## quartz
Design Microprocessor, start of the top module:
module Microprocessor(
    input oscillator,
    input reset,
    input [7:0] instruction,
    output [6:0] seg1,
    output [6:0] seg2,
    output [6:0] seg3,
    output [6:0] seg4,
    output [7:0] PC
);
make LEC_CHECK=0 ABC_AREA=1 CAP_MARGIN=5 CELL_PAD_IN_SITES_GLOBAL_PLACEMENT=2 CORE_MARGIN=10 CORE_UTILIZATION=27 CTS_CLUSTER_DIAMETER=333 CTS_CLUSTER_SIZE=15 GPL_ROUTABILITY_DRIVEN=0 GPL_TIMING_DRIVEN=0 MIN_ROUTING_LAYER=met2 SLEW_MARGIN=35 TNS_END_PERCENT=85 finish   # period 10.0 ns
run.sh (not shown) runs the stock make flow with config.mk's settings and CLKGATE_MAP_FILE=.
The inputs of nickel differ from those of quartz as listed below.
- ABC_AREA removed (was 1)
- CORE_MARGIN changed from 10 to 2
- CTS_CLUSTER_SIZE removed (was 15)
- MIN_ROUTING_LAYER removed (was met2)
- CTS_CLUSTER_DIAMETER removed (was 333)
- CAP_MARGIN changed from 5 to 20
- CELL_PAD_IN_SITES_GLOBAL_PLACEMENT removed (was 2)
- GPL_TIMING_DRIVEN removed (was 0)
- GPL_ROUTABILITY_DRIVEN removed (was 0)
- SETUP_SLACK_MARGIN newly set to 1.89
- TNS_END_PERCENT removed (was 85)
- CORE_UTILIZATION changed from 27 to 40
- SLEW_MARGIN changed from 35 to 20
- the clock period (ns, I/O delays scaled along) changed from 10.0 to 9.77
### Flow results
Of nickel and quartz, the run reporting the lower non-filler instance count after layout was nickel. nickel vs quartz — placed wire-length estimate dropped by more than 10%. nickel — post-layout instance area 16% higher, quartz as reference.

========
## harbor
Microprocessor again, from the RTL that the note above started with.
## Microprocessor
module Microprocessor(
    input oscillator,
    input reset,
    input [7:0] instruction,
    output [6:0] seg1,
    output [6:0] seg2,
    output [6:0] seg3,
    output [6:0] seg4,
    output [7:0] PC
);
Settings: LEC_CHECK=0, ABC_AREA=1, CAP_MARGIN=15, CORE_ASPECT_RATIO=0.68, CORE_MARGIN=2, CORE_UTILIZATION=66, CTS_CLUSTER_DIAMETER=238, GPL_ROUTABILITY_DRIVEN=0, MIN_ROUTING_LAYER=met1, SETUP_SLACK_MARGIN=-0.14, SLEW_MARGIN=5, TNS_END_PERCENT=40; clock period 5.61 ns.
No crash in harbor: every stage finished, but the layout fails its final checks due to setup timing.
Edits applied to the flow inputs when going from harbor to fjord:
- a change of CORE_UTILIZATION from 66 to 72
- a change of SETUP_SLACK_MARGIN from -0.14 to 1.59
- an added PLACE_DENSITY_LB_ADDON of 0.04
[summary]
Relative to harbor, post-placement worst setup slack increased by 0.10 ns in fjord. Detailed-placement wirelength estimate (fjord over harbor): increase, about 1%. Taking harbor as the reference point, the die area of fjord falls by about 8%. In the summary table, fjord is marked failed, with error GRT-0232 raised in global routing. Of harbor and fjord, harbor shows the higher chip height, with fjord below it. Compared with harbor, in fjord fraction of the mapped netlist area in adder cells held, post-CTS setup buffer count went up about 13%.
## Diff of input files: zinc against fjord
- changing CORE_UTILIZATION from 72 to 40
- removing CORE_ASPECT_RATIO (formerly 0.68)
- removing CTS_CLUSTER_DIAMETER (formerly 238)
- removing MIN_ROUTING_LAYER (formerly met1)
- removing TNS_END_PERCENT (formerly 40)
- removing GPL_ROUTABILITY_DRIVEN (formerly 0)
- removing PLACE_DENSITY_LB_ADDON (formerly 0.04)
- changing SLEW_MARGIN from 5 to 20
- changing CAP_MARGIN from 15 to 20
- removing SETUP_SLACK_MARGIN (formerly 1.59)
- removing ABC_AREA (formerly 1)
- changing the clock period (ns, I/O delays scaled along) from 5.61 to 10.0
==> results <==
- What fjord reported for count of cell types in the netlist has to be multiplied by 1.7 to get the figure for zinc.
- Of fjord and zinc, just one finished clean: zinc.
- fjord did not finish: a tool error stopped it during global routing.
- The total setup buffers inserted after CTS number comes out lower for zinc vs fjord.
- zinc: synthesized-area fraction occupied by ao, oa, aoi and oai cells is 1.4 points lower than what fjord reported.
Modified inputs, sierra compared to zinc
- MAX_ROUTING_LAYER now met4, previously not set
- GPL_TIMING_DRIVEN now 0, previously not set
- CORE_UTILIZATION now 27, was 40
- CORE_MARGIN now 10, was 2
- TNS_END_PERCENT now 85, previously not set
- CAP_MARGIN now 5, was 20
- MIN_ROUTING_LAYER now met2, previously not set
- ABC_AREA now 1, previously not set
- CELL_PAD_IN_SITES_GLOBAL_PLACEMENT now 2, previously not set
- SLEW_MARGIN now 35, was 20
- CTS_CLUSTER_DIAMETER now 380, previously not set
- CTS_CLUSTER_SIZE now 15, previously not set
- GPL_ROUTABILITY_DRIVEN now 0, previously not set
Results
The die of sierra is larger than the one used in zinc. sierra: synthesis-to-layout area growth 3.6 points below zinc. Termination of the worst setup path = seg2[6]: sierra; termination of the worst setup path = seg1[3]: zinc. Worst slack on hold paths: sierra < zinc. Compare zinc and sierra | number of cells after detailed placement higher: sierra. Higher worst setup slack goes to sierra over zinc. Count of clock tree sinks: zinc vs sierra identical.
Input-level comparison between xenon and sierra:
- changing CAP_MARGIN from 5 to 20
- removing CELL_PAD_IN_SITES_GLOBAL_PLACEMENT (formerly 2)
- changing CORE_MARGIN from 10 to 2
- changing SLEW_MARGIN from 35 to 20
- removing GPL_ROUTABILITY_DRIVEN (formerly 0)
- removing MAX_ROUTING_LAYER (formerly met4)
- removing MIN_ROUTING_LAYER (formerly met2)
- removing CTS_CLUSTER_SIZE (formerly 15)
- changing CORE_UTILIZATION from 27 to 72
- removing CTS_CLUSTER_DIAMETER (formerly 380)
- setting PLACE_DENSITY to 0.66 for the first time
- removing TNS_END_PERCENT (formerly 85)
- removing GPL_TIMING_DRIVEN (formerly 0)
- changing the clock period (ns, I/O delays scaled along) from 10.0 to 5.5
Results
Summary of xenon over sierra: overall die height fell by 42%; area of placed instances has increased; die area lost about 70%; pre-CTS worst setup slack lost 1.56 ns.
xenon got as far as global routing, where a tool error ended the run.
--- input diff xenon..garnet ---
- clearing ABC_AREA, which used to be 1
- swapping 72 for 68 in CORE_UTILIZATION
- clearing PLACE_DENSITY, which used to be 0.66
- swapping 5.5 for 11.2 in the clock period (ns, I/O delays scaled along)
garnet: flow completed, timing, DRC and antenna clean. When the final numbers for garnet and xenon were put side by side, the cell resize tally after clock tree synthesis turned out to be smaller in garnet. Diff garnet and xenon: area of the placeable core lower in xenon. Post-CTS repair timing setup buffer count in garnet is 42 below xenon. Diff xenon -> garnet | area after detailed placement | decrease of 550 µm². As of garnet, total clock buffers created by CTS had fallen by a few percent compared to xenon. Between garnet and xenon, it is garnet whose chip area line of the yosys report is higher, by 400 µm². garnet vs. xenon: sequential fraction of the synthesis area went down by 1.1 points. The floorplan net count number comes out higher for xenon vs garnet.

========
Microprocessor again, from the RTL that the note above started with.
clock: 5.5 ns
lec_check: 0
abc_area: 1
cap_margin: 20
core_margin: 2
core_utilization: 66
slew_margin: 5
The first run reached the layout checks and failed them: setup timing.
==> next run, changes <==
--- a/flow/config.mk
+++ b/flow/config.mk
@@ -7,6 +7,5 @@
 export LEC_CHECK = 0
-export ABC_AREA = 1
 export CAP_MARGIN = 20
 export CORE_MARGIN = 2
-export CORE_UTILIZATION = 66
-export SLEW_MARGIN = 5
+export CORE_UTILIZATION = 40
+export SLEW_MARGIN = 20
==> flow/constraint.sdc (replaced) <==
create_clock -name core_clock -period 9.77 [get_ports {oscillator}]
set_input_delay 1.9540 -clock core_clock [delete_from_list [all_inputs] [get_ports {oscillator}]]
set_output_delay 1.9540 -clock core_clock [all_outputs]
set_load 0.01 [all_outputs]
The new run finished with timing, DRC and antenna clean.
Core utilization came out lower by 41 points.
Worst setup slack improves by 0.85 ns.
Hold slack improves by 0.0089 ns.
Via count came out lower by 26%.
Final area came out lower by 8.6%.
Global-route usage came out lower by 15 points.
Sequential share of layout area came out higher by 3.3 points.
Critical path depth came out lower by 14.
Power came out lower by 48%.
Flip-flop count does not change.
Non-clock buffer count came out lower by 165.

========
Setup of run A:
The RTL this note starts from:
==> flow/design.v <==
`timescale 1ns / 1ps
module ALU(
    input [7:0] A,
    input [7:0] B,
    output [7:0] Y
    );    
    assign Y = A + B;
endmodule
`timescale 1ns / 1ps
module ControlUnit(
    input [1:0] op,
    output reg ALUControl,
    output reg RegWrite,
    output reg MemRead,
    output reg MemWrite,
    output reg Branch
    );
    always @(op) begin
        case (op)
            2'b00: begin  
                ALUControl <= 1;
                RegWrite <= 1;
                MemRead <= 0;
                MemWrite <= 0;
                Branch <= 0;
            end
            2'b01: begin  
                ALUControl <= 0;
                RegWrite <= 1;
                MemRead <= 1;
                MemWrite <= 0;
                Branch <= 0;
            end
            2'b10: begin  
                ALUControl <= 0;
                RegWrite <= 0;
                MemRead <= 0;
                MemWrite <= 1;
                Branch <= 0;
            end
            2'b11: begin  
                ALUControl <= 0;
                RegWrite <= 0;
                MemRead <= 0;
                MemWrite <= 0;
                Branch <= 1;
            end
        endcase
    end
endmodule
`timescale 1ns / 1ps
module DataMemory(
	 input reset, 
    input clk,
    input [7:0] address,
    input [7:0] writeData,
    input MemWrite,
    input MemRead,
    output [7:0] readData
    );
    wire [7:0] memory [31:0];
    wire [4:0] index = address[4:0];
    genvar g;
    generate
        for (g = 0; g < 32; g = g + 1) begin : word
            reg [7:0] q;
            always @(posedge clk or posedge reset) begin
                if (reset)
                    q <= (g < 16) ? g : (8'd0 - (g - 16));
                else if (MemWrite && index == g)
                    q <= writeData;
            end
            assign memory[g] = q;
        end
    endgenerate
    assign readData = (MemRead) ? memory[index] : writeData;
endmodule
`timescale 1ns / 1ps
module Hex_to_7seg(
    input [3:0] hex,
    output reg [6:0] seg
    );
    always @ (hex) begin
        case (hex)
            4'd0: seg = 7'b0111111;  
            4'd1: seg = 7'b0000110;  
            4'd2: seg = 7'b1011011;  
            4'd3: seg = 7'b1001111;  
            4'd4: seg = 7'b1100110;  
            4'd5: seg = 7'b1101101;  
            4'd6: seg = 7'b1111101;  
            4'd7: seg = 7'b0000111;  
            4'd8: seg = 7'b1111111;  
            4'd9: seg = 7'b1101111;  
            4'd10: seg = 7'b1110111;  
            4'd11: seg = 7'b1111100;  
            4'd12: seg = 7'b0111001;  
            4'd13: seg = 7'b1011110;  
            4'd14: seg = 7'b1111001;  
            4'd15: seg = 7'b1110001;  
            default: seg = 7'b0000000;  
        endcase
    end
endmodule
`timescale 1ns / 1ps
module ProgramCounter(
    input clk,
    input reset,
    input [7:0] nextPC,
    output reg [7:0] PC
    );
    always @(posedge clk or posedge reset) begin
        if (reset)
            PC <= 8'b0;
        else
            PC <= nextPC;
    end
endmodule
`timescale 1ns / 1ps
module RegisterFile(
	 input reset,
    input [1:0] rs, rt, rd,
    input [7:0] writeData,
    input RegWrite,
    input clk,
    output [7:0] rsData, rtData
    );
    reg [7:0] registers [3:0];
always @(posedge clk or posedge reset) begin
    if (reset) begin
        registers[0] <= 8'b00000000;
        registers[1] <= 8'b00000000;
        registers[2] <= 8'b00000000;
        registers[3] <= 8'b00000000;
    end else if (RegWrite) begin
        registers[rd] <= writeData;
    end
end
    assign rsData = registers[rs];
    assign rtData = registers[rt];
endmodule
`timescale 1ns / 1ps
module Microprocessor(
    input oscillator,
    input reset,
    input [7:0] instruction,
    output [6:0] seg1,
    output [6:0] seg2,
    output [6:0] seg3,
    output [6:0] seg4,
    output [7:0] PC
);
    wire clk;
    wire [7:0] nextPC;
    wire [1:0] rs, rt, rd, RegisterDestination, operation;
    wire [7:0] rsData, rtData, writeData, ALUResult, MemoryResult, MemoryAddress;
    wire RegWrite, MemRead, MemWrite, Branch;
    assign clk = oscillator;
    assign rs = instruction[5:4];
    assign rt = instruction[3:2];
    assign rd = instruction[1:0];
    assign operation = instruction[7:6];
    ControlUnit cu(
        .op(instruction[7:6]),
        .ALUControl(ALUControl),
        .RegWrite(RegWrite),
        .MemRead(MemRead),
        .MemWrite(MemWrite),
        .Branch(Branch)
    );
	 assign writeData = (operation==2'b00) ? ALUResult 
	 			: (operation == 2'b11) ? {6'b000000, rd}
	 			: MemoryResult;
	 assign RegisterDestination = ALUControl ? rd : rt;
    RegisterFile rf(
        .reset(reset),
        .rs(rs),
        .rt(rt),
        .rd(RegisterDestination),
        .writeData(writeData),
        .RegWrite(RegWrite),
        .clk(clk),
        .rsData(rsData),
        .rtData(rtData)
    );
    ALU alu(
        .A(rsData),
        .B(rtData),
        .Y(ALUResult)
    );
	 assign MemoryAddress = (rd == 2'b00) ? rsData :
									(rd ==2'b01) ? rsData + 8'b00000001:
									(rd ==2'b10) ? rsData - 8'b00000010:
									(rd ==2'b11) ? rsData - 8'b00000001 :
									rsData;
    DataMemory dm(
        .reset(reset),
        .clk(clk),
        .address(MemoryAddress),
        .writeData(rtData),
        .MemWrite(MemWrite),
        .MemRead(MemRead),
        .readData(MemoryResult)
    );
    ProgramCounter pc(
        .clk(clk),
        .reset(reset),
        .nextPC(nextPC),
        .PC(PC)
    );
	 assign nextPC = (rd == 2'b00) ? PC + 1 :
                    (rd == 2'b01) ? (Branch ? PC + 2 : PC + 1) :
                    (rd == 2'b10) ? (Branch ? PC - 1 : PC + 1) :
                    (rd == 2'b11) ? (Branch ? PC : PC + 1) :
                    PC + 1;
    Hex_to_7seg display1(
        .hex(writeData[7:4]),
        .seg(seg1)
    );
    Hex_to_7seg display2(
        .hex(writeData[3:0]),
        .seg(seg2)
    );
	 Hex_to_7seg display3(
        .hex(PC[7:4]),
        .seg(seg3)
    );
    Hex_to_7seg display4(
        .hex(PC[3:0]),
        .seg(seg4)
    );
endmodule
export LEC_CHECK = 0
export ABC_AREA = 1
export CAP_MARGIN = 20
export CORE_MARGIN = 2
export CORE_UTILIZATION = 72
export SLEW_MARGIN = 40
create_clock -name core_clock -period 5.68 [get_ports {oscillator}]
Tool error GRT-0232 stopped run A during 5_1_grt; no final results.
Changes in run B relative to run A:
# run A
export LEC_CHECK = 0
export ABC_AREA = 1
export CAP_MARGIN = 20
export CORE_MARGIN = 2
export CORE_UTILIZATION = 72
export SLEW_MARGIN = 40
create_clock -name core_clock -period 5.68 [get_ports {oscillator}]
# run B
export LEC_CHECK = 0
export ABC_AREA = 1
export CAP_MARGIN = 20
export CORE_MARGIN = 2
export CORE_UTILIZATION = 66
export SLEW_MARGIN = 5
create_clock -name core_clock -period 5.68 [get_ports {oscillator}]
--- outcome ---
From run B to run A, synthesized cell count did not move at all. What the final checks of run B revealed, after a flow that finished every stage, was a layout that fails on negative setup slack. Run A never completed, since it errored out during 5_1_grt. Number of placement rows: run B vs run A up 5.6%. Run B vs. run A: number of synthesized register bits ~0 delta; estimated wirelength of the detail-placed design -2.1%; final estimated routing congestion in global placement -0.0099; die extent in y +6.7 um. Comparing run B and run A, the lower effective utilization at floorplan is on run B. Worst setup slack before clock tree synthesis on run B is ahead of run A. The buffers inserted during post-CTS setup optimization of run B is higher than that of run A.
## Diff of input files: run C against run B
# run B
export LEC_CHECK = 0
export ABC_AREA = 1
export CAP_MARGIN = 20
export CORE_MARGIN = 2
export CORE_UTILIZATION = 66
export SLEW_MARGIN = 5
create_clock -name core_clock -period 5.68 [get_ports {oscillator}]
# run C
export LEC_CHECK = 0
export CAP_MARGIN = 20
export CORE_MARGIN = 2
export CORE_UTILIZATION = 40
export MIN_ROUTING_LAYER = met2
export SETUP_SLACK_MARGIN = 1.38
export SLEW_MARGIN = 35
export TNS_END_PERCENT = 90
create_clock -name core_clock -period 5.94 [get_ports {oscillator}]
--- outcome ---
- Complete run, failing final checks: run C, reason negative setup slack.
- Relative to run B, worst hold slack after final layout has increased by 15 ps in run C.
- Part of the cycle the worst path needs sits higher in run C than in run B.
- Global-route congestion overflow total: run B vs run C identical
- Setup slack in run C is smaller than in run B.
- Delta (run C minus run B): fraction of cell area in non-clock buffers saw an increase, power spent charging and discharging nets increased about 12%.
- Against run B, HPWL after detailed placement in run C rose by more than half.
- There was hardly any difference in post-CTS clock slew at the launch and capture registers of the worst setup and hold paths between run C and run B.
- A capture point of the critical path of seg1[4] is what run C shows, while seg2[6] belongs to run B.
- Where setup clock skew after layout is concerned, run B is better than run C.
- Xor/xnor share of the synthesized area: run C > run B
- Looking at part of the power in registers across run C and run B, the one that comes out higher is run B.
Inputs modified between run C and run D:
# run C
export LEC_CHECK = 0
export CAP_MARGIN = 20
export CORE_MARGIN = 2
export CORE_UTILIZATION = 40
export MIN_ROUTING_LAYER = met2
export SETUP_SLACK_MARGIN = 1.38
export SLEW_MARGIN = 35
export TNS_END_PERCENT = 90
create_clock -name core_clock -period 5.94 [get_ports {oscillator}]
# run D
export LEC_CHECK = 0
export CAP_MARGIN = 20
export CORE_MARGIN = 2
export CORE_UTILIZATION = 65
export SLEW_MARGIN = 20
create_clock -name core_clock -period 5.44 [get_ports {oscillator}]
Results
[compare] base=run C new=run D: sum of buffers and inverters on the critical path went down 1; post-CTS clock slew at the launch and capture registers of the worst setup and hold paths held.
Lower switching share of power goes to run C over run D.
The final reports for run D and run C show share of final layout cell area taken by non-clock buffers lower in the former.
Design area of run D falls short of that of run C by a little under 10%.
Relative to run C, clock share of power has decreased by 2.0 points in run D.
Run D had finished all stages when the layout checks came back failing, citing negative setup slack.
### run D -> run E
# run D
export LEC_CHECK = 0
export CAP_MARGIN = 20
export CORE_MARGIN = 2
export CORE_UTILIZATION = 65
export SLEW_MARGIN = 20
create_clock -name core_clock -period 5.44 [get_ports {oscillator}]
# run E
export LEC_CHECK = 0
export CAP_MARGIN = 15
export CORE_ASPECT_RATIO = 1.03
export CORE_MARGIN = 2
export CORE_UTILIZATION = 70
export CTS_CLUSTER_DIAMETER = 238
export GPL_ROUTABILITY_DRIVEN = 1
export MIN_ROUTING_LAYER = met1
export SLEW_MARGIN = 5
export TNS_END_PERCENT = 100
create_clock -name core_clock -period 11.0 [get_ports {oscillator}]
--- outcome ---
Summary across run E and run D: the single failing run is run D.
Compare run E and run D | wire length after detailed routing lower: run E
Run E ends up with a setup slack that is 2120 ps higher than in run D.
Compared with run D, run E shows a lower first-pass GRT wire length.
The tally of buffers added on design ports was comparable across run E and run D.
Power figures rest on the tool's default switching activity, not on a simulated workload.
